Setup of run 1:
Design conv_mac_unit, start of the top module:
module conv_mac_unit (
	input wire aclk,
	input wire aresetn,
	input wire aclken,
	input wire[1:0] calfmt,
	input wire[8*16-1:0] mac_in_ftm,
	input wire[8*16-1:0] mac_in_wgt,
	input wire mac_in_ftm_masked,
	input wire[1:0] mac_in_info_along,
	input wire mac_in_valid,
	output wire[7:0] mac_out_exp,
	output wire[39:0] mac_out_frac,
	output wire[1:0] mac_out_info_along,
	output wire mac_out_valid
);
clock: 5.12 ns
lec_check: 0
abc_area: 0
cap_margin: 20
cell_pad_in_sites_detail_placement: 1
core_aspect_ratio: 1.33
core_margin: 9
core_utilization: 40
cts_cluster_diameter: 159
max_routing_layer: met4
min_routing_layer: met2
place_density: 0.95
slew_margin: 10
run.sh (not shown) runs the stock make flow with config.mk's settings and CLKGATE_MAP_FILE=.
Run 1: GRT-0116 in global routing (5_1_grt) -> run aborted
What run 2 does differently from run 1 at the input level:
- swapping 9 for 2 in CORE_MARGIN
- clearing MIN_ROUTING_LAYER, which used to be met2
- clearing CTS_CLUSTER_DIAMETER, which used to be 159
- clearing ABC_AREA, which used to be 0
- swapping 10 for 20 in SLEW_MARGIN
- clearing PLACE_DENSITY, which used to be 0.95
- clearing CORE_ASPECT_RATIO, which used to be 1.33
- swapping 40 for 22 in CORE_UTILIZATION
- clearing CELL_PAD_IN_SITES_DETAIL_PLACEMENT, which used to be 1
- clearing MAX_ROUTING_LAYER, which used to be met4
- swapping 5.12 for 6.84 in the clock period (ns, I/O delays scaled along)
==> results <==
- In summary, run 2 completed successfully, with a layout that passed the timing, DRC and antenna checks.
- The initial core utilization in run 2 was lower than what run 1 gave.
- Run 2 vs run 1: chip footprint up by more than half
- Against run 1, run 2 reports a placeable core region that is higher.
#### Input delta (run 3 over run 2)
- changing CORE_UTILIZATION from 22 to 58
- changing the clock period (ns, I/O delays scaled along) from 6.84 to 7.55
--- outcome ---
Each of the runs, namely run 3 and run 2, reached the end of the flow and came out clean. Run 3 against run 2: share of the cycle needed by the critical path after routing dropped 3.4 points, setup slack increased by 280 ps relative to the old numbers. Looking at capturing instance or port of the critical path, the mul_blk[7].mul_u.mul_res[30] result is from run 3; the mul_blk[3].mul_u.mul_res[27] one comes from run 2.
Edits applied to the flow inputs when going from run 3 to run 4:
- a change of CORE_UTILIZATION from 58 to 66
- a change of the clock period (ns, I/O delays scaled along) from 7.55 to 5.88
==> comparison <==
- Run 4: total routing usage reported by global routing higher than run 3
- What run 4 reported for number of well-tap cells placed has to be multiplied by 1.13 to get the figure for run 3.
- The global-route wire length before repair in run 4 was higher than what run 3 gave.
- The worst hold slack in run 4 was lower than what run 3 gave.
- Summary of run 4 over run 3: register-to-register slack now sits lower, initial antenna violation count rose about 14%, non-clock buffer instance count of the final layout now larger, routed wire length +27 mm.
- Setup slack: run 4 < run 3
- Of run 3 and run 4, just one finished clean: run 3.


## run A
conv_mac_unit again, from the RTL that the note above started with.
Settings: LEC_CHECK=0, CAP_MARGIN=35, CORE_MARGIN=2, CORE_UTILIZATION=72, PLACE_DENSITY=0.66, SETUP_SLACK_MARGIN=-0.32, SLEW_MARGIN=20; clock period 5.49 ns.
Run A did not finish: a tool error stopped it during 5_1_grt.
Inputs modified between run A and run B:
# run A
export LEC_CHECK = 0
export CAP_MARGIN = 35
export CORE_MARGIN = 2
export CORE_UTILIZATION = 72
export PLACE_DENSITY = 0.66
export SETUP_SLACK_MARGIN = -0.32
export SLEW_MARGIN = 20
create_clock -name core_clock -period 5.49 [get_ports {aclk}]
# run B
export LEC_CHECK = 0
export CAP_MARGIN = 20
export CORE_MARGIN = 2
export CORE_UTILIZATION = 40
export SLEW_MARGIN = 20
create_clock -name core_clock -period 7.0 [get_ports {aclk}]
--- outcome ---
Run B finished end to end and its layout was clean on timing, DRC and antenna.
| die area | run B vs run A | worse |
Run B reports a lower total of cells resized after clock tree synthesis than run A does.
Run A -> run B: share of async-settable or async-resettable flops after synthesis delta 0, exact match
--- input diff run B..run C ---
# run B
export LEC_CHECK = 0
export CAP_MARGIN = 20
export CORE_MARGIN = 2
export CORE_UTILIZATION = 40
export SLEW_MARGIN = 20
create_clock -name core_clock -period 7.0 [get_ports {aclk}]
# run C
export LEC_CHECK = 0
export CAP_MARGIN = 20
export CORE_MARGIN = 2
export CORE_UTILIZATION = 66
export SETUP_SLACK_MARGIN = 1.09
export SLEW_MARGIN = 20
create_clock -name core_clock -period 7.0 [get_ports {aclk}]
### Flow results
Run C against run B: number of well taps now smaller; growth of design area from synthesis to finish went up 4.7 points; post-synthesis instance area about even.
Re final critical-path setup slack: run B and run C aren't equal, and the higher value belongs to run C.
Of run B and run C, the lower number of vias per cell after detailed routing belongs to run B.
Setup changes, run C to run D
# run C
export LEC_CHECK = 0
export CAP_MARGIN = 20
export CORE_MARGIN = 2
export CORE_UTILIZATION = 66
export SETUP_SLACK_MARGIN = 1.09
export SLEW_MARGIN = 20
create_clock -name core_clock -period 7.0 [get_ports {aclk}]
# run D
export LEC_CHECK = 0
export CAP_MARGIN = 20
export CORE_MARGIN = 2
export CORE_UTILIZATION = 40
export GPL_TIMING_DRIVEN = 0
export SETUP_SLACK_MARGIN = 0.05
export SLEW_MARGIN = 20
create_clock -name core_clock -period 7.0 [get_ports {aclk}]
Notes after the runs:
Taking run C over run D, the die boundary height ratio works out to 0.78.
Run C → run D: final-layout non-clock buffer area share now smaller; count of inverters other than clock inverters in the layout comparable; wire length now larger; pin count of the biggest net entering global routing now smaller; critical path depth now smaller.
Between run D and run C, it is run D whose total global routing track utilization is lower, by 12 points.
Run D: actual transition at the worst max-transition pin higher than run C
Final instance count without filler cells grows by a little under 10% when moving from run C to run D.
Run D: data required time of the worst path is 0.02 ns lower than what run C reported.


Starting RTL as in the previous note.
make LEC_CHECK=0 ABC_AREA=1 CAP_MARGIN=20 CORE_MARGIN=2 CORE_UTILIZATION=60 CTS_CLUSTER_SIZE=99 SLEW_MARGIN=20 finish   # period 4.27 ns
The starting point completed and failed the layout checks on setup timing.
Change:
--- a/flow/config.mk
+++ b/flow/config.mk
@@ -10,4 +10,3 @@
 export CORE_MARGIN = 2
-export CORE_UTILIZATION = 60
-export CTS_CLUSTER_SIZE = 99
+export CORE_UTILIZATION = 61
 export SLEW_MARGIN = 20
==> flow/constraint.sdc (replaced) <==
create_clock -name core_clock -period 5.98 [get_ports {aclk}]
set_input_delay 1.1960 -clock core_clock [delete_from_list [all_inputs] [get_ports {aclk}]]
set_output_delay 1.1960 -clock core_clock [all_outputs]
set_load 0.01 [all_outputs]
With this change the flow ran to the end with no violations.
Utilization came out lower by 8.1 points.
Global-route usage came out lower by 2.2 points.
Clock-buffer cell count came out higher by 7.
